// neuron_intra_Nbits
module neuron_intra_Nbits #(
    parameter N = 16,
    parameter N_INPUTS = 16,
    parameter LOG_N_INPUTS = 4  
) (
    input  wire                         clk,
    input  wire                         rst,
    input  wire                         en,
    input  wire signed [N*N_INPUTS-1:0] W,     
    input  wire signed [N*N_INPUTS-1:0] X_N,   
    output reg signed [         N-1:0] Out
);
make LEC_CHECK=0 CAP_MARGIN=15 CELL_PAD_IN_SITES_DETAIL_PLACEMENT=0 CELL_PAD_IN_SITES_GLOBAL_PLACEMENT=0 CORE_MARGIN=2 CORE_UTILIZATION=72 CTS_CLUSTER_DIAMETER=234 CTS_CLUSTER_SIZE=34 GPL_ROUTABILITY_DRIVEN=1 HOLD_SLACK_MARGIN=0.28 MAX_ROUTING_LAYER=met5 SETUP_SLACK_MARGIN=2.54 SLEW_MARGIN=20 TNS_END_PERCENT=40 finish   # period 8.53 ns
run.sh (not shown) runs the stock make flow with config.mk's settings and CLKGATE_MAP_FILE=.
The first run finished with setup timing left.
Edit:
==> flow/config.mk (replaced) <==
export PLATFORM = sky130hd
export DESIGN_NAME = neuron_intra_Nbits
export DESIGN_NICKNAME = neuron_intra_Nbits
export VERILOG_FILES = /design/flow/design.v
export SDC_FILE = /design/flow/constraint.sdc
export NUM_CORES = 4
export LEC_CHECK = 0
export ABC_AREA = 1
export CAP_MARGIN = 15
export CELL_PAD_IN_SITES_DETAIL_PLACEMENT = 0
export CELL_PAD_IN_SITES_GLOBAL_PLACEMENT = 0
export CORE_MARGIN = 2
export CORE_UTILIZATION = 67
export GPL_ROUTABILITY_DRIVEN = 1
export MAX_ROUTING_LAYER = met5
export SETUP_SLACK_MARGIN = 1.15
export SLEW_MARGIN = 20
==> flow/constraint.sdc (replaced) <==
create_clock -name core_clock -period 10.6 [get_ports {clk}]
set_input_delay 2.1200 -clock core_clock [delete_from_list [all_inputs] [get_ports {clk}]]
set_output_delay 2.1200 -clock core_clock [all_outputs]
set_load 0.01 [all_outputs]
=> The changed run ran to the end with violations: setup timing; global-route usage shrinks by 5.5 points; first-iteration DRC count goes up by 5.7%; cell area is higher by 5.4%; synthesized area went up by 2.9%; routed wire length increases by 0.75%.
Edit:
--- a/flow/config.mk
+++ b/flow/config.mk
@@ -6,12 +6,14 @@
 export NUM_CORES = 4
 export LEC_CHECK = 0
-export ABC_AREA = 1
 export CAP_MARGIN = 15
 export CELL_PAD_IN_SITES_DETAIL_PLACEMENT = 0
 export CELL_PAD_IN_SITES_GLOBAL_PLACEMENT = 0
 export CORE_MARGIN = 2
-export CORE_UTILIZATION = 67
+export CORE_UTILIZATION = 72
+export CTS_CLUSTER_SIZE = 37
 export GPL_ROUTABILITY_DRIVEN = 1
+export HOLD_SLACK_MARGIN = 0.3
 export MAX_ROUTING_LAYER = met5
-export SETUP_SLACK_MARGIN = 1.15
+export SETUP_SLACK_MARGIN = -0.6
 export SLEW_MARGIN = 20
+export TNS_END_PERCENT = 40
==> flow/constraint.sdc (replaced) <==
create_clock -name core_clock -period 8.54 [get_ports {clk}]
set_input_delay 1.7080 -clock core_clock [delete_from_list [all_inputs] [get_ports {clk}]]
set_output_delay 1.7080 -clock core_clock [all_outputs]
set_load 0.01 [all_outputs]
What happened: The new run finished but fails on setup timing. Via count came out lower by 5.1%. Setup slack is worse by 1900 ps. Utilization rose by 2.7 points. Global-route usage increases by 6.6 points. Wire length rises by 1.6%. Non-clock buffer count shrinks by 509.

* * *

Starting RTL as in the previous note.
Settings: LEC_CHECK=0, ABC_AREA=1, CAP_MARGIN=15, CELL_PAD_IN_SITES_DETAIL_PLACEMENT=0, CELL_PAD_IN_SITES_GLOBAL_PLACEMENT=0, CORE_MARGIN=2, CORE_UTILIZATION=65, GPL_ROUTABILITY_DRIVEN=1, MAX_ROUTING_LAYER=met5, SETUP_SLACK_MARGIN=1.49, SLEW_MARGIN=20; clock period 10.6 ns.
The baseline reached the layout checks and failed them: setup timing.
Then changed:
Settings changed: CAP_MARGIN 15 to 20, CELL_PAD_IN_SITES_GLOBAL_PLACEMENT 0 to 1, CORE_UTILIZATION 65 to 64, SETUP_SLACK_MARGIN 1.49 to 0.41.
Clock period 10.6 ns to 10.7 ns, I/O delays scaled along.
The changed run finished but failed the layout checks on setup timing.
Design area is about the same.
Synthesized area stays the same.
Clock skew goes up by 0.0053 ns.
Setup slack is better by 0.15 ns.
Global-route usage goes up by 2.9 points.
Via count goes up by 1.4%.
Die size goes up by 1.6%.
Wire length goes up by 5.8%.
Clock-buffer cell count goes down by 1.
Non-clock buffer count goes down by 4.
Then changed:
Settings changed: ABC_AREA 1 to default, CORE_UTILIZATION 64 to 32, CTS_CLUSTER_DIAMETER from default to 352, CTS_CLUSTER_SIZE from default to 100, SETUP_SLACK_MARGIN 0.41 to default, TNS_END_PERCENT from default to 5.
Clock period 10.7 ns to 22.5 ns, I/O delays scaled along.
After rerunning: The changed run ran to the end with no violations. Final area drops by roughly a tenth. Cell count drops by a few percent. Non-clock buffer count drops by 2384. Core utilization drops by 44 points. Clock-buffer cell count does not change. Area after synthesis drops by a few percent. Worst setup slack is better by 7.4 ns. Register-to-register slack is better by 13 ns. Sequential share of layout area is about the same.
